--- flow/run.sh ---
#!/bin/bash
# the make line also repeats each setting of config.mk as NAME=value (left out here)
make -C /OpenROAD-flow-scripts/flow DESIGN_CONFIG=/design/flow/config.mk WORK_HOME=/design/flow/orfs CLKGATE_MAP_FILE= finish
--- flow/config.mk ---
export PLATFORM = sky130hd
export DESIGN_NAME = bridge_top
export DESIGN_NICKNAME = bridge_top
export VERILOG_FILES = /design/flow/design.v
export SDC_FILE = /design/flow/constraint.sdc
export NUM_CORES = 4
export LEC_CHECK = 0
export ABC_AREA = 0
export CAP_MARGIN = 30
export CELL_PAD_IN_SITES_GLOBAL_PLACEMENT = 2
export CORE_ASPECT_RATIO = 0.64
export CORE_MARGIN = 2
export CORE_UTILIZATION = 68
export CTS_CLUSTER_DIAMETER = 159
export CTS_CLUSTER_SIZE = 90
export GPL_ROUTABILITY_DRIVEN = 0
export GPL_TIMING_DRIVEN = 0
export HOLD_SLACK_MARGIN = 0.22
export SLEW_MARGIN = 20
export TNS_END_PERCENT = 55
--- flow/constraint.sdc ---
create_clock -name core_clock -period 2.38 [get_ports {hclk}]
set_input_delay 0.4760 -clock core_clock [delete_from_list [all_inputs] [get_ports {hclk}]]
set_output_delay 0.4760 -clock core_clock [all_outputs]
set_load 0.01 [all_outputs]
--- flow/design.v ---
module ahb_slave(hclk,hresetn,hwrite,hreadyin,htrans,haddr,hwdata,valid,haddr1,haddr2,haddr3,haddr4,hwdata1,hwdata2,hwdata3,hwdata4,hwritereg,hwritereg1,tempselx);
input hclk,hresetn,hwrite,hreadyin;
input [1:0]htrans;
input [31:0]haddr,hwdata; 
output reg valid,hwritereg,hwritereg1;
output reg [2:0]tempselx;
output reg [31:0] haddr1,haddr2,haddr3,haddr4,hwdata1,hwdata2,hwdata3,hwdata4;
always @(posedge hclk)
  begin
    if(!hresetn)
      begin
        haddr1<=0;
        haddr2<=0;
	haddr3<=0;
        haddr4<=0;
      end
    else
      begin
        haddr1<=haddr;
        haddr2<=haddr1;
	haddr3<=haddr2;
	 haddr4<=haddr3;
      end
  end
always @(posedge hclk)
  begin
    if(!hresetn)
      begin
        hwdata1<=0;
        hwdata2<=0;
	hwdata3<=0;
        hwdata4<=0;
      end
    else
      begin
        hwdata1<=hwdata;
        hwdata2<=hwdata1;
	hwdata3<=hwdata2;
        hwdata4<=hwdata3;
      end
  end
always @(posedge hclk)
  begin
    if(!hresetn)
      begin
        hwritereg<=0;
        hwritereg1<=0; 
      end
    else
      begin
        hwritereg<=hwrite;
        hwritereg1<=hwritereg;
      end
  end
always @(*)
  begin
    valid=1'b0;
    if(hreadyin==1 && haddr>=32'h8000_0000 && haddr<32'h8c00_0000 && (htrans==2'b10 || htrans==2'b11))
      valid=1;
    else
      valid=0;
  end
always @(*)
  begin
    tempselx=3'b000;
    if(haddr>=32'h8000_0000 && haddr<32'h8400_0000)
      tempselx=3'b001; 
    else if(haddr>=32'h8400_0000 && haddr<32'h8800_0000)
      tempselx=3'b010; 
    else if(haddr>=32'h8800_0000 && haddr<32'h8c00_0000)
      tempselx=3'b100; 
  end 
endmodule
module apb_controller(hclk,hresetn,hwrite,hwritereg,hwritereg1,haddr1,haddr2,haddr3,haddr4,haddr,hwdata,hwdata1,hwdata2,hwdata3,hwdata4,tempselx,valid,prdata,pwrite,penable,psel,paddr,pwdata,hr_readyout,hresp,hrdata);
input hclk,hresetn,hwrite,hwritereg,hwritereg1,valid;
input[31:0]haddr1,haddr2,haddr3,haddr4,haddr,hwdata1,hwdata2,hwdata3,hwdata4,hwdata,prdata;
input [2:0]tempselx;
output reg hr_readyout,pwrite,penable;
output [1:0]hresp;
output reg [2:0]psel;
output reg [31:0]paddr,pwdata;
output [31:0]hrdata;
reg penable_temp,pwrite_temp,hr_readyout_temp;
reg [2:0]psel_temp;
reg [31:0]paddr_temp,pwdata_temp;
reg [2:0]present,next;
parameter ST_IDLE=3'b000,
          ST_READ=3'b001,
          ST_RENABLE=3'b010,
          ST_WENABLE=3'b011,
          ST_WRITE=3'b100,
          ST_WWAIT=3'b101,
          ST_WRITEP=3'b110,
          ST_WENABLEP=3'b111;
always@(posedge hclk)
  begin
    if(!hresetn)
      present<=ST_IDLE;
    else
      present<=next;
  end
always@ (*)
  begin
    next=ST_IDLE;
    case(present)
      ST_IDLE:
       begin
        if(valid==1 && hwrite==1)
          next=ST_WWAIT;
        else if(valid==1 && hwrite==0)
          next=ST_READ;
        else 
          next=ST_IDLE;
       end
      ST_WWAIT:
       begin
        if(valid)
          next=ST_WRITEP;
        else
          next=ST_WRITE;
       end
      ST_WRITE:
       begin
        if(valid)
          next=ST_WENABLEP;
        else
          next=ST_WENABLE;
       end
      ST_WENABLE:
       begin
        if(valid==1 && hwrite==0)
          next=ST_READ;
        else if(valid==1 && hwrite==1)
          next=ST_WWAIT;
        else if(valid==0)
          next=ST_IDLE;
       end
      ST_READ:next= ST_RENABLE;
      ST_RENABLE:
       begin
        if(valid==1 && hwrite==0)
          next=ST_READ;
        else if(valid==1 && hwrite==1)
          next=ST_WWAIT;
        else if(valid==0)
          next=ST_IDLE;
       end
      ST_WENABLEP:
       begin
        if(hwritereg1==0)
          next=ST_READ;
        else if(valid==1 && hwritereg==1)
          next=ST_WRITEP;
        else if(valid==0 && hwritereg1==1)
          next=ST_WRITE;
       end
      ST_WRITEP: next=ST_WENABLEP;
      default: next=ST_IDLE;
    endcase  
  end
always@(*)
  begin
    case(present)
      ST_IDLE:
       begin
        if(valid==1 && hwrite==0)
         begin
           paddr_temp=haddr;
	   pwdata_temp=hwdata; 
           pwrite_temp=hwrite; 
           psel_temp=tempselx;
           penable_temp=0;
           hr_readyout_temp=0;
         end
        else if(valid==1 && hwrite==1)
         begin
	   paddr_temp=haddr1;
	   pwrite_temp=hwritereg;
	   pwdata_temp=hwdata;
           psel_temp=0;
           penable_temp=0;
           hr_readyout_temp=1;
         end
        else
         begin
	   paddr_temp=haddr1; 
	   pwrite_temp=hwritereg; 
	   pwdata_temp=hwdata1; 
           psel_temp=0;
           penable_temp=0;
           hr_readyout_temp=1'b1;
         end
       end
      ST_READ:
       begin
        if(!hwritereg) 
	  begin
	    paddr_temp=haddr1;
	    pwdata_temp=hwdata; 
	    pwrite_temp=0;
   	    psel_temp=tempselx;
            penable_temp=1;
            hr_readyout_temp = 1'b1;
	   end
	 else 
	   begin
	     paddr_temp=haddr3;
	     pwdata_temp=hwdata3;
	     pwrite_temp=0;
   	     psel_temp=tempselx;
             penable_temp=1;
             hr_readyout_temp = 1'b1;
	   end
       end
      ST_RENABLE:
       begin
        if(valid==1 && hwrite==0)
         begin
           paddr_temp=haddr;
	   pwdata_temp=hwdata; 
           pwrite_temp=hwrite;
           psel_temp=tempselx;
           penable_temp=0;
           hr_readyout_temp=0;
         end
        else if(valid==1 && hwrite==1)
         begin
	   paddr_temp=haddr4;
   	   pwdata_temp=hwdata4;
	   pwrite_temp=0;
           psel_temp=0;
           penable_temp=0;
           hr_readyout_temp=1;
         end
        else
         begin
	   paddr_temp=haddr2;
	   pwdata_temp=hwdata;
	   pwrite_temp=1'b0;
           psel_temp=0;
           penable_temp=0;
           hr_readyout_temp=1; 
         end     
       end 
      ST_WWAIT:
       begin
         if(valid)
	   begin
	     paddr_temp=haddr1;
             pwdata_temp=hwdata;
             pwrite_temp=hwritereg; 
             psel_temp=tempselx;
             penable_temp=0;
             hr_readyout_temp=0; 
	   end
	  else
	    begin
	      paddr_temp=haddr1;
              pwdata_temp=hwdata;
              pwrite_temp=hwritereg; 
              psel_temp=tempselx;
              penable_temp=0;
              hr_readyout_temp=1; 
	    end
       end
      ST_WRITE:
       begin
         if(hwritereg1) 
	   begin
	     paddr_temp=haddr2; 
	     pwdata_temp=hwdata1;
	     psel_temp=tempselx;
	     pwrite_temp=1;
             penable_temp=1;
             hr_readyout_temp=1; 
	   end
	 else 
	   begin
	     paddr_temp=haddr3; 
	     pwdata_temp=hwdata1;
	     psel_temp=tempselx;
	     pwrite_temp=1;
             penable_temp=1;
             hr_readyout_temp=1; 
	   end
       end
      ST_WENABLE: 
       begin
        if(valid==1 && hwrite==0) 
         begin
	   paddr_temp=haddr; 
           pwdata_temp=hwdata; 
	   pwrite_temp=hwritereg;
           psel_temp=0;
           penable_temp=0;
           hr_readyout_temp=1'b0; 
         end
        else if(valid==1 && hwrite==1) 
         begin 
           paddr_temp=haddr1;
	   pwdata_temp=hwdata; 
           pwrite_temp=hwritereg;
           psel_temp=tempselx;
           penable_temp=0;
           hr_readyout_temp=0;
         end
        else
         begin
	   paddr_temp=haddr3;
	   pwdata_temp=hwdata2;
	   pwrite_temp=1;
           psel_temp=0;
           penable_temp=0;
           hr_readyout_temp=1; 
         end 
       end
      ST_WRITEP:
       begin
	 if(hwritereg==0) 
           begin
	     paddr_temp=haddr2; 
	     pwdata_temp=hwdata1;
	     pwrite_temp=1;
	     psel_temp=tempselx;
             penable_temp=1;
             hr_readyout_temp=0;		  
           end
         else if(hwdata2[31:8]!=24'd0) 
           begin
	     paddr_temp=haddr3; 
	     pwdata_temp=hwdata1;
	     pwrite_temp=1;
	     psel_temp=tempselx;
             penable_temp=1;
             hr_readyout_temp=1;           
           end 
      else 
       begin
         paddr_temp=haddr2;
	 pwdata_temp=hwdata1;
	 pwrite_temp=1;
	 psel_temp=tempselx;
         penable_temp=1;
         hr_readyout_temp=1; 
       end
      end
      ST_WENABLEP:
       begin
         if(valid==0 && hwritereg1==1)
	   begin
	     paddr_temp=haddr2;
             pwdata_temp=hwdata;
             pwrite_temp=hwritereg1; 
             psel_temp=tempselx;
             penable_temp=0;
             hr_readyout_temp=1'b1; 
	   end
	  else if(valid==1 && hwritereg==1)
	    begin
              paddr_temp=haddr2;
              pwdata_temp=hwdata;
              pwrite_temp=hwritereg1; 
              psel_temp=tempselx;
              penable_temp=0;
              hr_readyout_temp=0; 
	    end
	   else  
	     begin
               paddr_temp=haddr2;
               pwdata_temp=hwdata2;
               pwrite_temp=hwritereg1; 
               psel_temp=tempselx;
               penable_temp=0;
               hr_readyout_temp=0;			
	     end 
       end
    endcase
  end
always @(posedge hclk)
  begin
    if(!hresetn)
      begin
        paddr<=0;
        pwdata<=0;
        pwrite<=0;
        psel<=0;
        penable<=0;
        hr_readyout<=1;
      end
    else
      begin
        paddr<=paddr_temp;
        pwdata<=pwdata_temp;
        pwrite<=pwrite_temp;
        psel<=psel_temp;
        penable<=penable_temp;
        hr_readyout<=hr_readyout_temp;
      end
  end
  assign hrdata=prdata; 
  assign hresp=0; 
endmodule
module bridge_top(hclk,hresetn,hwrite,haddr,hwdata,hreadyin,htrans,prdata,pwrite,penable,psel,paddr,pwdata,hrdata,hr_readyout,hresp);
input hclk,hresetn,hwrite,hreadyin;
input [1:0]htrans;
input [31:0]haddr,hwdata,prdata;
output pwrite,penable,hr_readyout;
output [1:0]hresp;
output [2:0]psel;
output [31:0]paddr,pwdata,hrdata;
wire [31:0] hwdata1,hwdata2,hwdata3,hwdata4,haddr1,haddr2,haddr3,haddr4,prdata;
wire [2:0]tempselx;
wire valid,hwritereg,hwritereg1;
ahb_slave ahb_sl(hclk,hresetn,hwrite,hreadyin,htrans,haddr,hwdata,valid,haddr1,haddr2,haddr3,haddr4,hwdata1,hwdata2,hwdata3,hwdata4,hwritereg,hwritereg1,tempselx);
apb_controller apb_c(hclk,hresetn,hwrite,hwritereg,hwritereg1,haddr1,haddr2,haddr3,haddr4,haddr,hwdata,hwdata1,hwdata2,hwdata3,hwdata4,tempselx,valid,prdata,pwrite,penable,psel,paddr,pwdata,hr_readyout,hresp,hrdata);
endmodule
==> out/notes.md, run 1 <==
• **run status** did not finish
• **stage where the run ended** 3_1_place_gp_skip_io
• **Err** [ERROR GPL-0301] Utilization 122.026 % exceeds 100%.
• **Dominant cell area share** 44.6%
• **cells in synth_stat.txt** 1634
• **adder-cell area share of the yosys netlist** 0%
• **most frequent cells after synthesis** sky130_fd_sc_hd__dfxtp_1, sky130_fd_sc_hd__and2_1, sky130_fd_sc_hd__nand2_1, sky130_fd_sc_hd__clkbuf_1, sky130_fd_sc_hd__mux2i_1
• **count of distinct cell types in the synthesized netlist** 60
• **Row Count** 43
• **post-synthesis register bit count** 336
• **Async SR Flop Fraction** 0%
• **Post-synth seq share** 44.6%
• **combined area of all synthesized cells** 0.0151 sq mm
• **simple-gate share of the synthesized area** 21.0%
• **floorplan die height** 123 um
• **total of warnings raised by yosys** 2
• **Logic family by area** simple AND/OR/NAND/NOR gates
• **synthesized area divided by synthesized cell count** 9.22 sq um
• **die width** 190 um
• **cell with the most instances after synthesis** sky130_fd_sc_hd__dfxtp_1
• **flip-flops with a built-in enable** 0
• **total cell area reported by yosys after synthesis** 0.0151 sq mm
• **largest cells by area after synthesis** sky130_fd_sc_hd__dfxtp_1, sky130_fd_sc_hd__and2_1, sky130_fd_sc_hd__nand2_1, sky130_fd_sc_hd__mux2i_1, sky130_fd_sc_hd__a222oi_1
• **core region area** 0.0217 sq mm
• **top cell type by total area after synthesis** sky130_fd_sc_hd__dfxtp_1
• **number of instances in the synthesized netlist** 1634
• **starting density of the core** 69.5%
• **synthesized-area fraction occupied by xor and xnor cells** 0.0581%
• **mux share of post-synthesis cell area** 8.34%
• **most common flop cell mapped by yosys** sky130_fd_sc_hd__dfxtp_1
• **area of the chip** 0.0234 sq mm
• **Compound-Gate Fraction of Synth Area** 19.4%
==> inputs of run 2 (changes only) <==
- ABC_AREA: 0 -> default
- CAP_MARGIN: 30 -> 20
- CELL_PAD_IN_SITES_GLOBAL_PLACEMENT: 2 -> default
- CORE_ASPECT_RATIO: 0.64 -> default
- CORE_UTILIZATION: 68 -> 72
- CTS_CLUSTER_DIAMETER: 159 -> 203
- CTS_CLUSTER_SIZE: 90 -> default
- GPL_ROUTABILITY_DRIVEN: 0 -> default
- GPL_TIMING_DRIVEN: 0 -> default
- HOLD_SLACK_MARGIN: 0.22 -> default
- SETUP_SLACK_MARGIN: default -> 0.68
- TNS_END_PERCENT: 55 -> default
- clock period: 2.38 -> 2.45 ns (I/O delays scaled with it)
==> run 2 against run 1 <==
The run fails in 5_1_grt; synthesized cell count unchanged; die size is 5.5% lower; synthesized area unchanged.
==> out/notes.md, run 2 <==
• **run status** did not finish
• **stage where the run ended** 5_1_grt
• **Row Count** 52, +21%
• **top-level I/O count** 206
• **number of port buffers** 138
• **combined area of all synthesized cells** 0.0151 sq mm, unchanged
• **GPL Wtd Cong** 0.851
• **CTS sink count** 336
• **buffers from clock root to sink, at most** 3
• **number of H-tree levels** 2
• **floorplan die height** 149 um, +21%
• **flip-flops with a built-in enable** 0, unchanged
• **total of warnings raised by yosys** 2, unchanged
• **count of distinct cell types in the synthesized netlist** 60, unchanged
• **simple-gate share of the synthesized area** 21.0%, unchanged
• **Post-synth seq share** 44.6%, unchanged
• **sum of net half-perimeters after detailed placement** 24300 um
• **cell with the most instances after synthesis** sky130_fd_sc_hd__dfxtp_1
• **total cell area reported by yosys after synthesis** 0.0151 sq mm, unchanged
• **Logic family by area** simple AND/OR/NAND/NOR gates
• **area of the chip** 0.0221 sq mm, -5.5%
• **synthesized area divided by synthesized cell count** 9.22 sq um, unchanged
• **Async SR Flop Fraction** 0%, unchanged
• **Compound-Gate Fraction of Synth Area** 19.4%, unchanged
• **cells in synth_stat.txt** 1634, unchanged
• **cell area after placement** 0.0168 sq mm
• **clock root cell** sky130_fd_sc_hd__clkbuf_16
• **adder-cell area share of the yosys netlist** 0%, unchanged
• **most common flop cell mapped by yosys** sky130_fd_sc_hd__dfxtp_1
• **number of instances in the synthesized netlist** 1634, unchanged
• **synthesized-area fraction occupied by xor and xnor cells** 0.0581%, unchanged
• **most frequent cells after synthesis** sky130_fd_sc_hd__dfxtp_1, sky130_fd_sc_hd__and2_1, sky130_fd_sc_hd__nand2_1, sky130_fd_sc_hd__clkbuf_1, sky130_fd_sc_hd__mux2i_1
• **post-synthesis register bit count** 336, unchanged
• **Dominant cell area share** 44.6%, unchanged
• **mux share of post-synthesis cell area** 8.34%, unchanged
• **core region area** 0.0204 sq mm, -6.1%
• **starting density of the core** 74.0%, +4.5 points
• **largest cells by area after synthesis** sky130_fd_sc_hd__dfxtp_1, sky130_fd_sc_hd__and2_1, sky130_fd_sc_hd__nand2_1, sky130_fd_sc_hd__mux2i_1, sky130_fd_sc_hd__a222oi_1
• **top cell type by total area after synthesis** sky130_fd_sc_hd__dfxtp_1
• **number of buffers inserted during clock tree synthesis** 36
• **die width** 149 um, -22%
[run 2: timing repair]
action / 4_1_cts
endpoints found under the hold margin: 0
cloned: 15
setup endpoints to repair: 140
hold buffers: 0
buffers inserted: 35
pin swaps: 82
resized: 223
[run 2: stage by stage]
step / worst slack, ns / instances / total power [mW] / setup TNS (ns)
detailed placement: -0.302 / 1947 / 6.74 / -14.56
floorplan: 0.455 / 1635 / 6.36 / 0
CTS: 0.468 / 2060 / 11.8 / 0
global placement: -0.263 / 1947 / 6.71 / -13.09
==> inputs of run 3 (changes only) <==
- ABC_AREA: default -> 0
- CAP_MARGIN: 20 -> 30
- CELL_PAD_IN_SITES_GLOBAL_PLACEMENT: default -> 2
- CORE_ASPECT_RATIO: default -> 1.3
- CORE_UTILIZATION: 72 -> 68
- CTS_CLUSTER_DIAMETER: 203 -> 159
- CTS_CLUSTER_SIZE: default -> 90
- GPL_ROUTABILITY_DRIVEN: default -> 0
- GPL_TIMING_DRIVEN: default -> 0
- HOLD_SLACK_MARGIN: default -> -0.01
- PLACE_DENSITY_LB_ADDON: default -> 0.0
- SETUP_SLACK_MARGIN: 0.68 -> default
- TNS_END_PERCENT: default -> 55
- clock period: 2.45 -> 2.38 ns (I/O delays scaled with it)
==> run 3 against run 2 <==
The run fails in 3_1_place_gp_skip_io; die size is 5.8% higher; synthesized area stayed put; synthesized cell count stayed put.
==> out/notes.md, run 3 <==
• **run status** did not finish
• **stage where the run ended** 3_1_place_gp_skip_io
• **Err** [ERROR FLW-0024] Place density exceeds 1.0 (current PLACE_DENSITY_LB_ADDON =  0.0). Please check if the value of  PLACE_DENSITY_LB_ADDON is between 0 and 0.99.
• **simple-gate share of the synthesized area** 21.0%, unchanged
• **floorplan die height** 174 um, +17%
• **adder-cell area share of the yosys netlist** 0%, unchanged
• **core region area** 0.0220 sq mm, +7.8%
• **Compound-Gate Fraction of Synth Area** 19.4%, unchanged
• **total cell area reported by yosys after synthesis** 0.0151 sq mm, unchanged
• **post-synthesis register bit count** 336, unchanged
• **top cell type by total area after synthesis** sky130_fd_sc_hd__dfxtp_1
• **Async SR Flop Fraction** 0%, unchanged
• **most common flop cell mapped by yosys** sky130_fd_sc_hd__dfxtp_1
• **count of distinct cell types in the synthesized netlist** 60, unchanged
• **cell with the most instances after synthesis** sky130_fd_sc_hd__dfxtp_1
• **largest cells by area after synthesis** sky130_fd_sc_hd__dfxtp_1, sky130_fd_sc_hd__and2_1, sky130_fd_sc_hd__nand2_1, sky130_fd_sc_hd__mux2i_1, sky130_fd_sc_hd__a222oi_1
• **Post-synth seq share** 44.6%, unchanged
• **Row Count** 62, +19%
• **starting density of the core** 68.6%, -5.4 points
• **number of instances in the synthesized netlist** 1634, unchanged
• **area of the chip** 0.0234 sq mm, +5.8%
• **Dominant cell area share** 44.6%, unchanged
• **flip-flops with a built-in enable** 0, unchanged
• **Logic family by area** simple AND/OR/NAND/NOR gates
• **most frequent cells after synthesis** sky130_fd_sc_hd__dfxtp_1, sky130_fd_sc_hd__and2_1, sky130_fd_sc_hd__nand2_1, sky130_fd_sc_hd__clkbuf_1, sky130_fd_sc_hd__mux2i_1
• **cells in synth_stat.txt** 1634, unchanged
• **synthesized-area fraction occupied by xor and xnor cells** 0.0581%, unchanged
• **combined area of all synthesized cells** 0.0151 sq mm, unchanged
• **die width** 135 um, -9.5%
• **synthesized area divided by synthesized cell count** 9.22 sq um, unchanged
• **mux share of post-synthesis cell area** 8.34%, unchanged
• **total of warnings raised by yosys** 2, unchanged
==> inputs of run 4 (changes only) <==
- ABC_AREA: 0 -> 1
- CAP_MARGIN: 30 -> 20
- CELL_PAD_IN_SITES_GLOBAL_PLACEMENT: 2 -> default
- CORE_ASPECT_RATIO: 1.3 -> default
- CORE_UTILIZATION: 68 -> 72
- CTS_CLUSTER_DIAMETER: 159 -> 105
- CTS_CLUSTER_SIZE: 90 -> default
- GPL_ROUTABILITY_DRIVEN: 0 -> default
- GPL_TIMING_DRIVEN: 0 -> default
- HOLD_SLACK_MARGIN: -0.01 -> default
- PLACE_DENSITY_LB_ADDON: 0.0 -> 0.28
- TNS_END_PERCENT: 55 -> default
- clock period: 2.38 -> 1.73 ns (I/O delays scaled with it)
==> run 4 against run 3 <==
The run fails in 5_1_grt; die size rose by 0.69%; synthesized cell count grew 52%; synthesized area rose by 6.7%.
==> out/notes.md, run 4 <==
• **clock root cell** sky130_fd_sc_hd__clkbuf_16
• **starting density of the core** 73.4%, +4.8 points
• **CTS sink count** 336
• **number of buffers inserted during clock tree synthesis** 35
• **sum of net half-perimeters after detailed placement** 28600 um
• **cells in synth_stat.txt** 2491, +52%
• **cell with the most instances after synthesis** sky130_fd_sc_hd__nand2_1
• **GPL Wtd Cong** 0.900
• **post-synthesis register bit count** 336, unchanged
• **combined area of all synthesized cells** 0.0161 sq mm, +6.7%
• **synthesized-area fraction occupied by xor and xnor cells** 0%, -0.058 points
• **count of distinct cell types in the synthesized netlist** 34, -43%
• **Row Count** 54, -13%
• **Compound-Gate Fraction of Synth Area** 13.2%, -6.2 points
• **synthesized area divided by synthesized cell count** 6.45 sq um, -30%
• **run status** did not finish
• **mux share of post-synthesis cell area** 0%, -8.3 points
• **Logic family by area** simple AND/OR/NAND/NOR gates
• **total cell area reported by yosys after synthesis** 0.0161 sq mm, +6.7%
• **simple-gate share of the synthesized area** 28.1%, +7.1 points
• **Async SR Flop Fraction** 0%, unchanged
• **flip-flops with a built-in enable** 0, unchanged
• **total of warnings raised by yosys** 2, unchanged
• **adder-cell area share of the yosys netlist** 0%, unchanged
• **Dominant cell area share** 41.8%, -2.8 points
• **most common flop cell mapped by yosys** sky130_fd_sc_hd__dfxtp_1
• **buffers from clock root to sink, at most** 3
• **stage where the run ended** 5_1_grt
• **die width** 153 um, +14%
• **core region area** 0.0219 sq mm, -0.29%
• **number of instances in the synthesized netlist** 2491, +52%
• **largest cells by area after synthesis** sky130_fd_sc_hd__dfxtp_1, sky130_fd_sc_hd__nand2_1, sky130_fd_sc_hd__inv_1, sky130_fd_sc_hd__nor2_1, sky130_fd_sc_hd__o21ai_0
• **number of port buffers** 138
• **Post-synth seq share** 41.8%, -2.8 points
• **top cell type by total area after synthesis** sky130_fd_sc_hd__dfxtp_1
• **number of H-tree levels** 2
• **floorplan die height** 153 um, -12%
• **top-level I/O count** 206
• **area of the chip** 0.0235 sq mm, +0.69%
• **most frequent cells after synthesis** sky130_fd_sc_hd__nand2_1, sky130_fd_sc_hd__inv_1, sky130_fd_sc_hd__dfxtp_1, sky130_fd_sc_hd__nor2_1, sky130_fd_sc_hd__o21ai_0
• **Setup WS pre-CTS** -0.660 ns
==> run 4: timing repair <==
item / CTS
gates cloned: 8
hold buffers: 0
gates resized: 62
pin swaps: 13
buffers inserted: 14
endpoints found under the hold margin: 0
endpoints found under the setup margin: 91
==> run 4: metrics by stage <==
step	cells	setup TNS, ns	util (%)	instance area, sq um	hold slack (ns)
global placement	2832	-34.42	82.2	18000	0.410
CTS	2915	-0.0532	89.1	19500	0.192
detailed placement	2832	-42.12	82.2	18000	0.416
floorplan	2492	0	-	16100	0.407
==> inputs of run 5 (changes only) <==
- CAP_MARGIN: 20 -> 15
- CORE_UTILIZATION: 72 -> 68
- CTS_CLUSTER_DIAMETER: 105 -> 238
- GPL_ROUTABILITY_DRIVEN: default -> 1
- MAX_ROUTING_LAYER: default -> met4
- PLACE_DENSITY_LB_ADDON: 0.28 -> default
- clock period: 1.73 -> 1.71 ns (I/O delays scaled with it)
==> run 5 against run 4 <==
Now fails the layout checks on setup timing; synthesized area is the same; die size grew 5.7%; synthesized cell count is the same.
==> out/notes.md, run 5 <==
• **number of buffers inserted during clock tree synthesis** 36, +2.9%
• **largest cells by area after synthesis** sky130_fd_sc_hd__dfxtp_1, sky130_fd_sc_hd__nand2_1, sky130_fd_sc_hd__inv_1, sky130_fd_sc_hd__nor2_1, sky130_fd_sc_hd__o21ai_0
• **wire length after detailed routing** 56300 um
• **Compound-Gate Fraction of Synth Area** 13.2%, unchanged
• **highest-delay cell along the critical path** sky130_fd_sc_hd__dfxtp_4
• **share of power burned in combinational logic** 8.5%
• **smallest setup slack after layout** -0.253 ns
• **initial antenna violation count** 2
• **area growth from synthesis to layout** 30.3%
• **setup slack on the worst flop-to-flop path** -0.25 ns
• **first-pass GRT wire length** 77900 um
• **category of the critical setup timing path** reg2reg
• **Post-synth seq share** 41.8%, unchanged
• **Remaining Overflow, GRT** 0
• **CTS sink count** 336, unchanged
• **crit start category** register
• **most frequent cells after synthesis** sky130_fd_sc_hd__nand2_1, sky130_fd_sc_hd__inv_1, sky130_fd_sc_hd__dfxtp_1, sky130_fd_sc_hd__nor2_1, sky130_fd_sc_hd__o21ai_0
• **Dominant cell area share** 41.8%, unchanged
• **switching power summed over all nets** 4.39 mW
• **post-cts hold buffer count** 0, unchanged
• **max-cap violation count** 0
• **Setup crit end** apb_c.paddr[25]
• **Hold Path Class** in2reg
• **OpenROAD warning count** 31
• **top-level I/O count** 206, unchanged
• **die width** 158 um, +2.8%
• **top cell type by total area after synthesis** sky130_fd_sc_hd__dfxtp_1
• **startpoint of the most critical setup path** apb_c.present[1]
• **count of fill cells added during filler insertion** 1143
• **flip-flops with a built-in enable** 0, unchanged
• **Logic family by area** simple AND/OR/NAND/NOR gates
• **areal power density over the cells** 855 mW/mm^2
• **Clock net power** 8.10 mW
• **clock root cell** sky130_fd_sc_hd__clkbuf_16
• **count of distinct cell types in the synthesized netlist** 34, unchanged
• **crit path time final** 1.96 ns
• **number of H-tree levels** 2, unchanged
• **adder-cell area share of the yosys netlist** 0%, unchanged
• **cell depth of the worst hold path** 3
• **final worst-path cycle share** 115%
• **Max Clock Skew** 0.0200 ns
• **floorplan die height** 158 um, +2.8%
• **worst vdd ir** 909 uV
• **Seq group** 8.30 mW
• **cell type with the highest occurrence count on the critical path** sky130_fd_sc_hd__inv_1
• **core region area** 0.0233 sq mm, +6.6%
• **number of nets at the end of the flow** 2777
• **area of the chip** 0.0249 sq mm, +5.7%
• **total cell area reported by yosys after synthesis** 0.0161 sq mm, unchanged
• **delay-heaviest family, CP** simple AND/OR/NAND/NOR gates
• **largest fanout on the critical path** 9
• **iteration count of the initial detailed-routing pass** 9
• **layout check fault list** setup timing
• **Int Pwr** 13.5 mW
• **ordered list of cells on the worst path** nor2_2, nand4_1, nor3_4, buf_6, inv_12, buf_12, o21ai_1, inv_1, nand2_2, inv_1
• **average routed wire per standard cell** 18.6 um
• **Pwr Total** 17.9 mW
• **Async SR Flop Fraction** 0%, unchanged
• **arrival time at the worst endpoint** 2.39 ns
• **reg-to-reg critical path endpoint** apb_c.paddr[25]
• **most common flop cell mapped by yosys** sky130_fd_sc_hd__dfxtp_1
• **share of power burned in registers** 46.3%
• **buffers from clock root to sink, at most** 3, unchanged
• **number of global-route vias before repair** 16400
• **comb pwr** 1.52 mW
• **switching fraction of total power** 24.5%
• **Worst R2R Start** apb_c.present[1]
• **number of instances in the synthesized netlist** 2491, unchanged
• **worst skew pair latency** 0.53 ns
• **number of port buffers** 138, unchanged
• **number of violations reported at the end of detailed-routing iteration 0** 2577
• **number of buffers and inverters on the critical path** 5
• **end of the worst hold path** ahb_sl.haddr1[29]
• **run status** finished with violations
• **synthesized-area fraction occupied by xor and xnor cells** 0%, unchanged
• **Final ANT Viol Nets** 0
• **R2R cell count** 10
• **total of warnings raised by yosys** 2, unchanged
• **Min Hold Slack** 0.0640 ns
• **post-synthesis register bit count** 336, unchanged
• **mux share of post-synthesis cell area** 0%, unchanged
• **path length in cells of the critical path** 10
• **hold violation count in the final report** 0
• **clock-pin transition on the worst setup and hold timing paths** 0.07 ns
• **routed vias/inst** 5.89
• **maximum clock rate** 0.509 GHz
• **pins over their slew limit** 0
• **Lkg Pwr** 11.5 nW
• **simple-gate share of the synthesized area** 28.1%, unchanged
• **critical hold path startpoint** haddr[29]
• **Total GRT Usage** 40.1%
• **starting density of the core** 68.9%, -4.5 points
• **cells in synth_stat.txt** 2491, unchanged
• **Post-route DRC** 0
• **Clock power frac** 45.2%
• **sum of net half-perimeters after detailed placement** 28600 um, about the same
• **clock tree from TritonCTS** built
• **total via count in the routed design** 17800
• **combined area of all synthesized cells** 0.0161 sq mm, unchanged
• **Critical Path RT** 2.13 ns
• **heaviest power group** registers
• **cell with the most instances after synthesis** sky130_fd_sc_hd__nand2_1
• **Row Count** 56, +3.7%
• **pin count of the biggest net entering global routing** 62
• **synthesized area divided by synthesized cell count** 6.45 sq um, unchanged
• **max incr delay on CP** 0.36 ns
• **GPL Wtd Cong** 0.911, +1.2%
• **element type at the critical path end** register
• **Final Setup Violations** 64
• **RSZ-0062 raised after global routing** yes
-- run 5: repair_timing --
action | in CTS | in global routing
buffers inserted | 16 | 17
pin swaps | 15 | 110
hold endpoints to repair | 0 | 0
endpoints found under the setup margin | 105 | 100
gates resized | 113 | 195
cloned | 10 | 10
-- run 5: final cells by class --
cell class | count | area, sq um | share of cell area [%]
antenna | 2 | 5.00 | 0.0239
timing repair inverter | 1 | 7.51 | 0.0358
multi-input combinational | 1499 | 7060 | 33.7
clock buffer | 53 | 1070 | 5.09
timing repair buffer | 316 | 3660 | 17.5
clock inverter | 13 | 148 | 0.705
sequential | 336 | 6750 | 32.2
tap | 319 | 399 | 1.91
inverter | 485 | 1850 | 8.82
-- run 5: metrics by stage --
stage          setup TNS, ns  std cells  setup slack, ns  util (%)  instance area [sq um]
4_1_cts             -0.00478       2997         -0.00231      86.2                  20100
3_3_place_gp          -38.09       2906           -0.576      78.8                  18400
3_5_place_dp          -40.80       2906           -0.626      78.8                  18400
6_report               -5.91       3024           -0.253      89.8                  21000
5_1_grt               -11.29       3024           -0.332      89.8                  21000
2_1_floorplan              0       2492           0.0661         -                  16100
-- run 5: layer usage --
layer  wire [um]  global-route usage, %  vias up  share of wire, %
met2       25100                   63.1     1524                45
met3        7650                   8.02      451                14
met1       19700                   48.1     7928                35
met4        3810                   22.5        0               6.8
li1            -                      -     7912                 -
met5           0                      -        -                 0
==> inputs of run 6 (changes only) <==
- ABC_AREA: 1 -> default
- CAP_MARGIN: 15 -> 20
- CORE_UTILIZATION: 68 -> 72
- CTS_CLUSTER_DIAMETER: 238 -> 203
- GPL_ROUTABILITY_DRIVEN: 1 -> default
- MAX_ROUTING_LAYER: met4 -> default
- SETUP_SLACK_MARGIN: default -> 0.71
- clock period: 1.71 -> 2.44 ns (I/O delays scaled with it)
==> run 6 against run 5 <==
The flow now stops in 5_1_grt; die size decreased by 11%; synthesized area decreased by 6.3%; synthesized cell count decreased by 34%.
==> out/notes.md, run 6 <==
• **cells in synth_stat.txt** 1634, -34%
• **post-synthesis register bit count** 336, unchanged
• **number of port buffers** 138, unchanged
• **simple-gate share of the synthesized area** 21.0%, -7.1 points
• **Async SR Flop Fraction** 0%, unchanged
• **area of the chip** 0.0221 sq mm, -11%
• **Row Count** 52, -7.1%
• **flip-flops with a built-in enable** 0, unchanged
• **GPL Wtd Cong** 0.849, -6.8%
• **Dominant cell area share** 44.6%, +2.8 points
• **post-cts hold buffer count** 0, unchanged
• **top cell type by total area after synthesis** sky130_fd_sc_hd__dfxtp_1
• **cell with the most instances after synthesis** sky130_fd_sc_hd__dfxtp_1
• **adder-cell area share of the yosys netlist** 0%, unchanged
• **CTS sink count** 336, unchanged
• **number of H-tree levels** 2, unchanged
• **total cell area reported by yosys after synthesis** 0.0151 sq mm, -6.3%
• **most common flop cell mapped by yosys** sky130_fd_sc_hd__dfxtp_1
• **top-level I/O count** 206, unchanged
• **total of warnings raised by yosys** 2, unchanged
• **die width** 149 um, -5.8%
• **largest cells by area after synthesis** sky130_fd_sc_hd__dfxtp_1, sky130_fd_sc_hd__and2_1, sky130_fd_sc_hd__nand2_1, sky130_fd_sc_hd__mux2i_1, sky130_fd_sc_hd__a222oi_1
• **starting density of the core** 74.0%, +5.1 points
• **floorplan die height** 149 um, -5.8%
• **synthesized area divided by synthesized cell count** 9.22 sq um, +43%
• **sum of net half-perimeters after detailed placement** 24000 um, -16%
• **mux share of post-synthesis cell area** 8.34%, +8.3 points
• **Post-synth seq share** 44.6%, +2.8 points
• **number of buffers inserted during clock tree synthesis** 35, -2.8%
• **buffers from clock root to sink, at most** 3, unchanged
• **run status** did not finish
• **Compound-Gate Fraction of Synth Area** 19.4%, +6.2 points
• **number of instances in the synthesized netlist** 1634, -34%
• **combined area of all synthesized cells** 0.0151 sq mm, -6.3%
• **count of distinct cell types in the synthesized netlist** 60, +76%
• **synthesized-area fraction occupied by xor and xnor cells** 0.0581%, +0.058 points
• **stage where the run ended** 5_1_grt
• **clock root cell** sky130_fd_sc_hd__clkbuf_16
• **core region area** 0.0204 sq mm, -13%
• **most frequent cells after synthesis** sky130_fd_sc_hd__dfxtp_1, sky130_fd_sc_hd__and2_1, sky130_fd_sc_hd__nand2_1, sky130_fd_sc_hd__clkbuf_1, sky130_fd_sc_hd__mux2i_1
• **Logic family by area** simple AND/OR/NAND/NOR gates
-- run 6: repair_timing --
item,in CTS
cloned,13
setup buffers,42
resized,228
setup endpoints to repair,144
pin swaps,72
-- run 6: through the flow --
stage	cell area (sq um)	TNS, ns	cells	power, mW	worst slack [ns]
floorplan	15200	0	1635	6.38	0.447
global placement	16800	-12.04	1943	6.73	-0.232
detailed placement	16800	-13.20	1943	6.76	-0.290
CTS	19100	0	2060	11.9	0.504
==> inputs of run 7 (changes only) <==
- ABC_AREA: default -> 1
- CAP_MARGIN: 20 -> 10
- CELL_PAD_IN_SITES_DETAIL_PLACEMENT: default -> 2
- CELL_PAD_IN_SITES_GLOBAL_PLACEMENT: default -> 3
- CORE_ASPECT_RATIO: default -> 0.89
- CORE_UTILIZATION: 72 -> 44
- CTS_CLUSTER_DIAMETER: 203 -> default
- CTS_CLUSTER_SIZE: default -> 32
- GPL_ROUTABILITY_DRIVEN: default -> 0
- HOLD_SLACK_MARGIN: default -> 0.25
- PLACE_DENSITY: default -> 0.88
- SETUP_SLACK_MARGIN: 0.71 -> default
- SLEW_MARGIN: 20 -> 5
- TNS_END_PERCENT: default -> 35
- clock period: 2.44 -> 4.0 ns (I/O delays scaled with it)
==> run 7 against run 6 <==
The flow stops in 3_1_place_gp_skip_io; synthesized cell count rose by 52%; die size rose by 72%; synthesized area rose by 6.7%.
==> out/notes.md, run 7 <==
• **area of the chip** 0.0381 sq mm, +72%
• **most frequent cells after synthesis** sky130_fd_sc_hd__nand2_1, sky130_fd_sc_hd__inv_1, sky130_fd_sc_hd__dfxtp_1, sky130_fd_sc_hd__nor2_1, sky130_fd_sc_hd__o21ai_0
• **Post-synth seq share** 41.8%, -2.8 points
• **adder-cell area share of the yosys netlist** 0%, unchanged
• **die width** 207 um, +39%
• **top cell type by total area after synthesis** sky130_fd_sc_hd__dfxtp_1
• **cell with the most instances after synthesis** sky130_fd_sc_hd__nand2_1
• **starting density of the core** 44.3%, -30 points
• **cells in synth_stat.txt** 2491, +52%
• **largest cells by area after synthesis** sky130_fd_sc_hd__dfxtp_1, sky130_fd_sc_hd__nand2_1, sky130_fd_sc_hd__inv_1, sky130_fd_sc_hd__nor2_1, sky130_fd_sc_hd__o21ai_0
• **Async SR Flop Fraction** 0%, unchanged
• **run status** did not finish
• **simple-gate share of the synthesized area** 28.1%, +7.1 points
• **stage where the run ended** 3_1_place_gp_skip_io
• **Logic family by area** simple AND/OR/NAND/NOR gates
• **total of warnings raised by yosys** 2, unchanged
• **synthesized-area fraction occupied by xor and xnor cells** 0%, -0.058 points
• **mux share of post-synthesis cell area** 0%, -8.3 points
• **total cell area reported by yosys after synthesis** 0.0161 sq mm, +6.7%
• **Err** [ERROR GPL-0301] Utilization 110.612 % exceeds 100%.
• **flip-flops with a built-in enable** 0, unchanged
• **most common flop cell mapped by yosys** sky130_fd_sc_hd__dfxtp_1
• **synthesized area divided by synthesized cell count** 6.45 sq um, -30%
• **core region area** 0.0363 sq mm, +78%
• **floorplan die height** 184 um, +24%
• **Compound-Gate Fraction of Synth Area** 13.2%, -6.2 points
• **combined area of all synthesized cells** 0.0161 sq mm, +6.7%
• **number of instances in the synthesized netlist** 2491, +52%
• **Row Count** 66, +27%
• **post-synthesis register bit count** 336, unchanged
• **count of distinct cell types in the synthesized netlist** 34, -43%
• **Dominant cell area share** 41.8%, -2.8 points
==> inputs of run 8 (changes only) <==
- CAP_MARGIN: 10 -> 15
- CELL_PAD_IN_SITES_DETAIL_PLACEMENT: 2 -> default
- CELL_PAD_IN_SITES_GLOBAL_PLACEMENT: 3 -> 1
- CORE_ASPECT_RATIO: 0.89 -> default
- CORE_MARGIN: 2 -> 9
- CORE_UTILIZATION: 44 -> 60
- CTS_CLUSTER_DIAMETER: default -> 238
- CTS_CLUSTER_SIZE: 32 -> 45
- HOLD_SLACK_MARGIN: 0.25 -> 0.1
- MAX_ROUTING_LAYER: default -> met4
- MIN_ROUTING_LAYER: default -> met2
- PLACE_DENSITY: 0.88 -> 0.49
- SETUP_SLACK_MARGIN: default -> 0.17
- SLEW_MARGIN: 5 -> 40
- TNS_END_PERCENT: 35 -> default
- clock period: 4.0 -> 3.31 ns (I/O delays scaled with it)
==> run 8 against run 7 <==
The run again fails in 3_1_place_gp_skip_io; synthesized area unchanged; synthesized cell count unchanged; die size decreased by 13%.
==> out/notes.md, run 8 <==
• **total of warnings raised by yosys** 2, unchanged
• **post-synthesis register bit count** 336, unchanged
• **cells in synth_stat.txt** 2491, unchanged
• **Post-synth seq share** 41.8%, unchanged
• **core region area** 0.0262 sq mm, -28%
• **most common flop cell mapped by yosys** sky130_fd_sc_hd__dfxtp_1
• **Async SR Flop Fraction** 0%, unchanged
• **starting density of the core** 61.3%, +17 points
• **count of distinct cell types in the synthesized netlist** 34, unchanged
• **mux share of post-synthesis cell area** 0%, unchanged
• **run status** did not finish
• **most frequent cells after synthesis** sky130_fd_sc_hd__nand2_1, sky130_fd_sc_hd__inv_1, sky130_fd_sc_hd__dfxtp_1, sky130_fd_sc_hd__nor2_1, sky130_fd_sc_hd__o21ai_0
• **Compound-Gate Fraction of Synth Area** 13.2%, unchanged
• **cell with the most instances after synthesis** sky130_fd_sc_hd__nand2_1
• **combined area of all synthesized cells** 0.0161 sq mm, unchanged
• **floorplan die height** 182 um, -1.4%
• **area of the chip** 0.0330 sq mm, -13%
• **top cell type by total area after synthesis** sky130_fd_sc_hd__dfxtp_1
• **total cell area reported by yosys after synthesis** 0.0161 sq mm, unchanged
• **flip-flops with a built-in enable** 0, unchanged
• **stage where the run ended** 3_1_place_gp_skip_io
• **simple-gate share of the synthesized area** 28.1%, unchanged
• **synthesized area divided by synthesized cell count** 6.45 sq um, unchanged
• **largest cells by area after synthesis** sky130_fd_sc_hd__dfxtp_1, sky130_fd_sc_hd__nand2_1, sky130_fd_sc_hd__inv_1, sky130_fd_sc_hd__nor2_1, sky130_fd_sc_hd__o21ai_0
• **Row Count** 59, -11%
• **die width** 182 um, -12%
• **synthesized-area fraction occupied by xor and xnor cells** 0%, unchanged
• **number of instances in the synthesized netlist** 2491, unchanged
• **Dominant cell area share** 41.8%, unchanged
• **adder-cell area share of the yosys netlist** 0%, unchanged
• **Logic family by area** simple AND/OR/NAND/NOR gates
• **Err** [ERROR GPL-0301] Utilization 100.682 % exceeds 100%.
==> inputs of run 9 (changes only) <==
- CAP_MARGIN: 15 -> 10
- CELL_PAD_IN_SITES_DETAIL_PLACEMENT: default -> 2
- CELL_PAD_IN_SITES_GLOBAL_PLACEMENT: 1 -> 3
- CORE_ASPECT_RATIO: default -> 0.89
- CORE_MARGIN: 9 -> 2
- CORE_UTILIZATION: 60 -> 29
- CTS_CLUSTER_DIAMETER: 238 -> default
- CTS_CLUSTER_SIZE: 45 -> 13
- HOLD_SLACK_MARGIN: 0.1 -> 0.26
- MAX_ROUTING_LAYER: met4 -> default
- MIN_ROUTING_LAYER: met2 -> default
- PLACE_DENSITY: 0.49 -> 0.88
- SETUP_SLACK_MARGIN: 0.17 -> default
- SLEW_MARGIN: 40 -> 5
- TNS_END_PERCENT: default -> 35
- clock period: 3.31 -> 4.0 ns (I/O delays scaled with it)
==> run 9 against run 8 <==
Now clean on timing, DRC and antenna; synthesized area is the same; die size grew 74%; synthesized cell count is the same.
==> out/notes.md, run 9 <==
• **run status** timing/DRC/antenna clean
• **hold violation count in the final report** 0
• **worst vdd ir** 267 uV
• **initial antenna violation count** 3
• **sequential standard cell area** 0.00673 sq mm
• **maximum clock rate** 0.328 GHz
• **largest cells by area after synthesis** sky130_fd_sc_hd__dfxtp_1, sky130_fd_sc_hd__nand2_1, sky130_fd_sc_hd__inv_1, sky130_fd_sc_hd__nor2_1, sky130_fd_sc_hd__o21ai_0
• **Seq group** 3.55 mW
• **wire length after detailed routing** 61300 um
• **flip-flops with a built-in enable** 0, unchanged
• **max incr delay on CP** 0.82 ns
• **ordered list of cells on the worst path** nor2_1, nand4_1, nor3_4, buf_4, nor2_1, nand3_1, a21oi_1, a21oi_1
• **final worst-path cycle share** 76.1%
• **delay-heaviest family, CP** simple AND/OR/NAND/NOR gates
• **pin count of the biggest net entering global routing** 84
• **total via count in the routed design** 15900
• **Clock net power** 4.01 mW
• **sum of net half-perimeters after detailed placement** 37700 um
• **path length in cells of the critical path** 8
• **switching fraction of total power** 24.2%
• **synthesized-area fraction occupied by xor and xnor cells** 0%, unchanged
• **cell depth of the worst hold path** 2
• **core region area** 0.0548 sq mm, +110%
• **floorplan die height** 226 um, +24%
• **startpoint of the most critical setup path** apb_c.present[1]
• **buffers from clock root to sink, at most** 3
• **CTS resizes** 0
• **largest fanout on the critical path** 62
• **Dominant cell area share** 41.8%, unchanged
• **number of global-route vias before repair** 17600
• **total cell area reported by yosys after synthesis** 0.0161 sq mm, unchanged
• **count of fill cells added during filler insertion** 6572
• **Hold Path Class** reg2reg
• **Logic family by area** simple AND/OR/NAND/NOR gates
• **iteration count of the initial detailed-routing pass** 5
• **adder-cell area share of the yosys netlist** 0%, unchanged
• **number of H-tree levels** 2
• **max-cap violation count** 0
• **category of the critical setup timing path** reg2reg
• **clock tree from TritonCTS** built
• **number of port buffers** 138
• **Lkg Pwr** 9.83 nW
• **Clock power frac** 49.3%
• **Worst R2R Start** apb_c.present[1]
• **cells in synth_stat.txt** 2491, unchanged
• **clock root cell** sky130_fd_sc_hd__clkbuf_16
• **average routed wire per standard cell** 18.5 um
• **number of nets at the end of the flow** 2643
• **top-level I/O count** 206
• **pins over their slew limit** 0
• **worst skew pair latency** 0.57 ns
• **smallest setup slack after layout** 0.954 ns
• **share of power burned in registers** 43.7%
• **simple-gate share of the synthesized area** 28.1%, unchanged
• **critical hold path startpoint** ahb_sl.hwdata3[2]
• **total area of multi-input combinational cells** 0.00669 sq mm
• **Remaining Overflow, GRT** 0
• **first-pass GRT wire length** 97200 um
• **comb pwr** 563 uW
• **area of the chip** 0.0573 sq mm, +74%
• **number of instances in the synthesized netlist** 2491, unchanged
• **synthesized area divided by synthesized cell count** 6.45 sq um, unchanged
• **element type at the critical path end** register
• **Max Clock Skew** 0.0177 ns
• **starting density of the core** 29.3%, -32 points
• **switching power summed over all nets** 1.96 mW
• **routed vias/inst** 4.78
• **cell with the most instances after synthesis** sky130_fd_sc_hd__nand2_1
• **arrival time at the worst endpoint** 3.47 ns
• **RSZ-0062 raised after global routing** no
• **post-cts hold buffer count** 0
• **number of buffers and inverters on the critical path** 1
• **R2R cell count** 8
• **Setup crit end** apb_c.pwdata[28]
• **reg-to-reg critical path endpoint** apb_c.pwdata[28]
• **Post-synth seq share** 41.8%, unchanged
• **share of power burned in combinational logic** 6.9%
• **crit path time final** 3.05 ns
• **mux share of post-synthesis cell area** 0%, unchanged
• **Final ANT Viol Nets** 0
• **Post-Layout Inst Area** 0.0194 sq mm
• **Row Count** 81, +37%
• **top cell type by total area after synthesis** sky130_fd_sc_hd__dfxtp_1
• **heaviest power group** the clock network
• **Final Setup Violations** 0
• **highest-delay cell along the critical path** sky130_fd_sc_hd__buf_4
• **Setup WS pre-CTS** 0.501 ns
• **Int Pwr** 6.16 mW
• **number of violations reported at the end of detailed-routing iteration 0** 614
• **total of warnings raised by yosys** 2, unchanged
• **combined area of all synthesized cells** 0.0161 sq mm, unchanged
• **Post-route DRC** 0
• **Critical Path RT** 4.42 ns
• **worst relative slew slack** 32.9%
• **area growth from synthesis to layout** 20.5%
• **post-synthesis register bit count** 336, unchanged
• **count of distinct cell types in the synthesized netlist** 34, unchanged
• **CTS sink count** 336
• **# Post-CTS Setup Buffers** 0
• **end of the worst hold path** ahb_sl.hwdata4[2]
• **Async SR Flop Fraction** 0%, unchanged
• **areal power density over the cells** 419 mW/mm^2
• **most frequent cells after synthesis** sky130_fd_sc_hd__nand2_1, sky130_fd_sc_hd__inv_1, sky130_fd_sc_hd__dfxtp_1, sky130_fd_sc_hd__nor2_1, sky130_fd_sc_hd__o21ai_0
• **die width** 254 um, +40%
• **setup slack on the worst flop-to-flop path** 0.95 ns
• **Compound-Gate Fraction of Synth Area** 13.2%, unchanged
• **clock-pin transition on the worst setup and hold timing paths** 0.06 ns
• **Worst-Margin Slew** 1.01 ns
• **OpenROAD warning count** 27
• **crit start category** register
• **number of buffers inserted during clock tree synthesis** 43
• **Pwr Total** 8.12 mW
• **most common flop cell mapped by yosys** sky130_fd_sc_hd__dfxtp_1
• **Total GRT Usage** 21.6%
• **cell area after placement** 0.0179 sq mm
• **final-layout setup total negative slack** 0 ns
## run 9: through the flow
step	hold slack [ns]	util, %	instances
floorplan	0.407	-	2492
global placement	0.411	32.7	3243
detailed placement	0.422	32.7	3243
CTS	0.426	35.3	3315
global route	0.440	35.3	3316
finish	0.424	35.3	3317
## run 9: area by class of cell
cell class	count	area share, %
sequential	336	34.8
multi-input combinational	1499	34.5
inverter	485	9.41
timing repair buffer	176	9.08
clock buffer	65	6.67
tap	747	4.83
clock inverter	7	0.698
antenna	2	0.0258
## run 9: metal layers
metal | vias up | wire (um) | share of wire (%) | track usage [%]
met4 | 2 | 1260 | 2.1 | 5.86
met2 | 217 | 29500 | 48 | 38.2
met3 | 80 | 2090 | 3.4 | 2.88
li1 | 7627 | - | - | -
met1 | 7928 | 28400 | 46 | 27.5
met5 | - | 13 | 0.021 | 0
==> inputs of run 10 (changes only) <==
- ABC_AREA: 1 -> 0
- CAP_MARGIN: 10 -> 40
- CELL_PAD_IN_SITES_DETAIL_PLACEMENT: 2 -> default
- CELL_PAD_IN_SITES_GLOBAL_PLACEMENT: 3 -> 1
- CORE_ASPECT_RATIO: 0.89 -> default
- CORE_MARGIN: 2 -> 9
- CORE_UTILIZATION: 29 -> 16
- CTS_CLUSTER_DIAMETER: default -> 194
- CTS_CLUSTER_SIZE: 13 -> 19
- GPL_TIMING_DRIVEN: default -> 0
- HOLD_SLACK_MARGIN: 0.26 -> 0.1
- MAX_ROUTING_LAYER: default -> met5
- MIN_ROUTING_LAYER: default -> met2
- PLACE_DENSITY: 0.88 -> 0.49
- SETUP_SLACK_MARGIN: default -> 0.17
- SLEW_MARGIN: 5 -> 40
- clock period: 4.0 -> 2.37 ns (I/O delays scaled with it)
==> run 10 against run 9 <==
Now fails the layout checks on setup timing; synthesized cell count decreased by 34%; worst hold slack got worse by 0.18 ns; non-clock buffer count increased by 216; count of clock-buffer cells in the layout decreased by 44; core utilization decreased by 14 points; largest power group is now registers.
==> out/notes.md, run 10 <==
• **run status** finished with violations
• **layout check fault list** setup timing
• **switching power summed over all nets** 3.06 mW, +56%
• **routed vias/inst** 6.04, +26%
• **Final Setup Violations** 3, +3
• **post-synthesis register bit count** 336, unchanged
• **crit path time final** 2.47 ns, -0.578 ns
• **Setup crit end** apb_c.paddr[28]
• **number of instances in the synthesized netlist** 1634, -34%
• **worst relative slew slack** 37.5%, +4.5 points
• **number of port buffers** 168, +22%
• **die width** 325 um, +28%
• **comb pwr** 1.22 mW, +120%
• **Min Hold Slack** 0.246 ns, -0.178 ns
• **Worst R2R Start** ahb_sl.hwdata2[23]
• **initial antenna violation count** 0, -3
• **total of warnings raised by yosys** 2, unchanged
• **category of the critical setup timing path** reg2reg
• **first-pass GRT wire length** 103000 um, +6.5%
• **startpoint of the most critical setup path** ahb_sl.hwdata2[23]
• **Post-Layout Inst Area** 0.0200 sq mm, +3.3%
• **number of violations reported at the end of detailed-routing iteration 0** 4182, +580%
• **cells in synth_stat.txt** 1634, -34%
• **arrival time at the worst endpoint** 2.90 ns, -0.57 ns
• **Clock net power** 3.82 mW, -5%
• **area growth from synthesis to layout** 32.8%
• **pin count of the biggest net entering global routing** 20, -76%
• **number of global-route vias before repair** 20900, +19%
• **combined area of all synthesized cells** 0.0151 sq mm, -6.3%
• **highest-delay cell along the critical path** sky130_fd_sc_hd__nor4_4
• **final worst-path cycle share** 104%, +28 points
• **largest fanout on the critical path** 5, -92%
• **worst vdd ir** 451 uV, +69%
• **pins over their slew limit** 0, unchanged
• **Post-synth seq share** 44.6%, +2.8 points
• **top-level I/O count** 206, unchanged
• **Total GRT Usage** 19.9%, -1.7 points
• **most frequent cells after synthesis** sky130_fd_sc_hd__dfxtp_1, sky130_fd_sc_hd__and2_1, sky130_fd_sc_hd__nand2_1, sky130_fd_sc_hd__clkbuf_1, sky130_fd_sc_hd__mux2i_1
• **Hold Path Class** in2reg
• **Dominant cell area share** 44.6%, +2.8 points
• **number of buffers inserted during clock tree synthesis** 21, -51%
• **clock-pin transition on the worst setup and hold timing paths** 0.09 ns, +0.03 ns
• **flip-flops with a built-in enable** 0, unchanged
• **clock tree from TritonCTS** built
• **Worst-Margin Slew** 0.938 ns, -0.0682 ns
• **Remaining Overflow, GRT** 0, unchanged
• **Logic family by area** simple AND/OR/NAND/NOR gates
• **number of H-tree levels** 1, -1
• **setup slack on the worst flop-to-flop path** -0.1 ns, -1.05 ns
• **buffers from clock root to sink, at most** 3, unchanged
• **Row Count** 112, +38%
• **core region area** 0.0933 sq mm, +70%
• **count of distinct cell types in the synthesized netlist** 60, +76%
• **Max Clock Skew** 0.0354 ns, +0.0177 ns
• **post-cts hold buffer count** 0, unchanged
• **switching fraction of total power** 27.8%, +3.6 points
• **total cell area reported by yosys after synthesis** 0.0151 sq mm, -6.3%
• **Critical Path RT** 2.80 ns, -1.62 ns
• **crit start category** register
• **share of power burned in registers** 54.4%, +11 points
• **final-layout setup total negative slack** -0.187 ns, -0.187 ns
• **max-cap violation count** 0, unchanged
• **floorplan die height** 325 um, +44%
• **RSZ-0062 raised after global routing** yes
• **synthesized-area fraction occupied by xor and xnor cells** 0.0581%, +0.058 points
• **delay-heaviest family, CP** AND-OR/OR-AND gates
• **starting density of the core** 16.1%, -13 points
• **Int Pwr** 7.98 mW, +30%
• **OpenROAD warning count** 29, +7.4%
• **smallest setup slack after layout** -0.0980 ns, -1.05 ns
• **number of buffers and inverters on the critical path** 1, unchanged
• **adder-cell area share of the yosys netlist** 0%, unchanged
• **maximum clock rate** 0.405 GHz, +23%
• **average routed wire per standard cell** 23.6 um, +28%
• **total via count in the routed design** 18900, +19%
• **Pwr Total** 11.0 mW, +36%
• **R2R cell count** 6, -2
• **Lkg Pwr** 7.14 nW, -27%
• **mux share of post-synthesis cell area** 8.34%, +8.3 points
• **simple-gate share of the synthesized area** 21.0%, -7.1 points
• **cell with the most instances after synthesis** sky130_fd_sc_hd__dfxtp_1
• **cell area after placement** 0.0184 sq mm, +2.3%
• **hold violation count in the final report** 0, unchanged
• **Clock power frac** 34.6%, -15 points
• **critical hold path startpoint** haddr[29]
• **Async SR Flop Fraction** 0%, unchanged
• **ordered list of cells on the worst path** nor4_4, nand4_4, o31a_1, buf_6, a222oi_1, a211oi_2
• **Seq group** 6.01 mW, +69%
• **reg-to-reg critical path endpoint** apb_c.paddr[28]
• **heaviest power group** registers
• **Compound-Gate Fraction of Synth Area** 19.4%, +6.2 points
• **iteration count of the initial detailed-routing pass** 13, +8
• **clock root cell** sky130_fd_sc_hd__clkbuf_16
• **area of the chip** 0.106 sq mm, +84%
• **path length in cells of the critical path** 6, -2
• **top cell type by total area after synthesis** sky130_fd_sc_hd__dfxtp_1
• **end of the worst hold path** ahb_sl.haddr1[29]
• **max incr delay on CP** 0.47 ns, -0.35 ns
• **share of power burned in combinational logic** 11.0%, +4.1 points
• **largest cells by area after synthesis** sky130_fd_sc_hd__dfxtp_1, sky130_fd_sc_hd__and2_1, sky130_fd_sc_hd__nand2_1, sky130_fd_sc_hd__mux2i_1, sky130_fd_sc_hd__a222oi_1
• **worst skew pair latency** 0.60 ns, +0.03 ns
• **CTS sink count** 336, unchanged
• **number of nets at the end of the flow** 1967, -26%
• **element type at the critical path end** register
• **sum of net half-perimeters after detailed placement** 49100 um, +30%
• **Post-route DRC** 0, unchanged
• **synthesized area divided by synthesized cell count** 9.22 sq um, +43%
• **wire length after detailed routing** 73700 um, +20%
• **cell depth of the worst hold path** 2, unchanged
• **most common flop cell mapped by yosys** sky130_fd_sc_hd__dfxtp_1
• **Final ANT Viol Nets** 0, unchanged
• **areal power density over the cells** 552 mW/mm^2, +32%
[run 10: per-stage QoR]
stage | setup WS (ns) | util, % | std cells
2_1_floorplan | 0.239 | - | 1635
3_3_place_gp | -1.53 | 19.6 | 3057
3_5_place_dp | -1.49 | 19.7 | 3058
4_1_cts | 0.0331 | 20.8 | 3096
5_1_grt | -0.0681 | 21.4 | 3118
6_report | -0.0980 | 21.4 | 3128
[run 10: what timing repair did]
action | in CTS | in global routing
gates cloned | 0 | 2
buffers inserted | 16 | 22
gates resized | 131 | 150
endpoints found under the setup margin | 77 | 67
pin swaps | 21 | 64
[run 10: layout make-up]
class | instances | area (sq um)
fill | 10300 | 73300
multi-input combinational | 1106 | 7830
sequential | 336 | 6740
timing repair buffer | 209 | 2020
tap | 1254 | 1570
buffer | 183 | 1270
clock buffer | 21 | 526
inverter | 8 | 30.0
antenna | 10 | 25.0
clock inverter | 1 | 8.76
[run 10: layer usage]
layer,track usage (%),share of wire [%]
met1,-,0
met2,23.0,47
met3,27.7,44
met4,3.35,8.8
met5,8.09,0.86
==> inputs of run 11 (changes only) <==
- ABC_AREA: 0 -> 1
- CAP_MARGIN: 40 -> 15
- CELL_PAD_IN_SITES_GLOBAL_PLACEMENT: 1 -> default
- CORE_ASPECT_RATIO: default -> 0.91
- CORE_MARGIN: 9 -> 2
- CORE_UTILIZATION: 16 -> 67
- CTS_CLUSTER_DIAMETER: 194 -> 29
- CTS_CLUSTER_SIZE: 19 -> default
- GPL_TIMING_DRIVEN: 0 -> default
- HOLD_SLACK_MARGIN: 0.1 -> default
- MAX_ROUTING_LAYER: met5 -> met4
- MIN_ROUTING_LAYER: met2 -> default
- PLACE_DENSITY: 0.49 -> default
- PLACE_DENSITY_LB_ADDON: default -> 0.04
- SETUP_SLACK_MARGIN: 0.17 -> 0.46
- SLEW_MARGIN: 40 -> 20
- TNS_END_PERCENT: 35 -> default
- clock period: 2.37 -> 1.6 ns (I/O delays scaled with it)
==> run 11 against run 10 <==
The run now fails in 5_1_grt; die size decreased by 76%; synthesized area increased by 6.7%; synthesized cell count increased by 52%.
==> out/notes.md, run 11 <==
• **Async SR Flop Fraction** 0%, unchanged
• **core region area** 0.0238 sq mm, -75%
• **Post-synth seq share** 41.8%, -2.8 points
• **starting density of the core** 67.6%, +51 points
• **cells in synth_stat.txt** 2491, +52%
• **top cell type by total area after synthesis** sky130_fd_sc_hd__dfxtp_1
• **buffers from clock root to sink, at most** 3, unchanged
• **stage where the run ended** 5_1_grt
• **sum of net half-perimeters after detailed placement** 29200 um, -41%
• **total of warnings raised by yosys** 2, unchanged
• **Compound-Gate Fraction of Synth Area** 13.2%, -6.2 points
• **die width** 166 um, -49%
• **area of the chip** 0.0252 sq mm, -76%
• **mux share of post-synthesis cell area** 0%, -8.3 points
• **run status** did not finish
• **Row Count** 54, -52%
• **synthesized-area fraction occupied by xor and xnor cells** 0%, -0.058 points
• **most common flop cell mapped by yosys** sky130_fd_sc_hd__dfxtp_1
• **combined area of all synthesized cells** 0.0161 sq mm, +6.7%
• **number of port buffers** 138, -18%
• **post-synthesis register bit count** 336, unchanged
• **post-placement cell count** 2915, -4.7%
• **cell area after placement** 0.0187 sq mm, +1.8%
• **largest cells by area after synthesis** sky130_fd_sc_hd__dfxtp_1, sky130_fd_sc_hd__nand2_1, sky130_fd_sc_hd__inv_1, sky130_fd_sc_hd__nor2_1, sky130_fd_sc_hd__o21ai_0
• **clock root cell** sky130_fd_sc_hd__clkbuf_16
• **count of distinct cell types in the synthesized netlist** 34, -43%
• **cell with the most instances after synthesis** sky130_fd_sc_hd__nand2_1
• **number of H-tree levels** 2, +1
• **adder-cell area share of the yosys netlist** 0%, unchanged
• **number of buffers inserted during clock tree synthesis** 61, +190%
• **Logic family by area** simple AND/OR/NAND/NOR gates
• **floorplan die height** 152 um, -53%
• **top-level I/O count** 206, unchanged
• **Dominant cell area share** 41.8%, -2.8 points
• **most frequent cells after synthesis** sky130_fd_sc_hd__nand2_1, sky130_fd_sc_hd__inv_1, sky130_fd_sc_hd__dfxtp_1, sky130_fd_sc_hd__nor2_1, sky130_fd_sc_hd__o21ai_0
• **CTS sink count** 336, unchanged
• **total cell area reported by yosys after synthesis** 0.0161 sq mm, +6.7%
• **simple-gate share of the synthesized area** 28.1%, +7.1 points
• **synthesized area divided by synthesized cell count** 6.45 sq um, -30%
• **number of instances in the synthesized netlist** 2491, +52%
• **flip-flops with a built-in enable** 0, unchanged
## run 11: per-stage QoR
step,setup WS [ns],hold slack [ns],util (%)
floorplan,-0.00673,0.407,-
global placement,-0.717,0.411,78.5
detailed placement,-0.791,0.415,78.5
CTS,-0.152,0.0310,91.2
## run 11: what timing repair did
item | CTS
gates resized | 505
hold buffers | 0
setup endpoints to repair | 147
buffers inserted | 29
gates cloned | 12
pin swaps | 45
Power figures rest on the tool's default switching activity, not on a simulated workload.
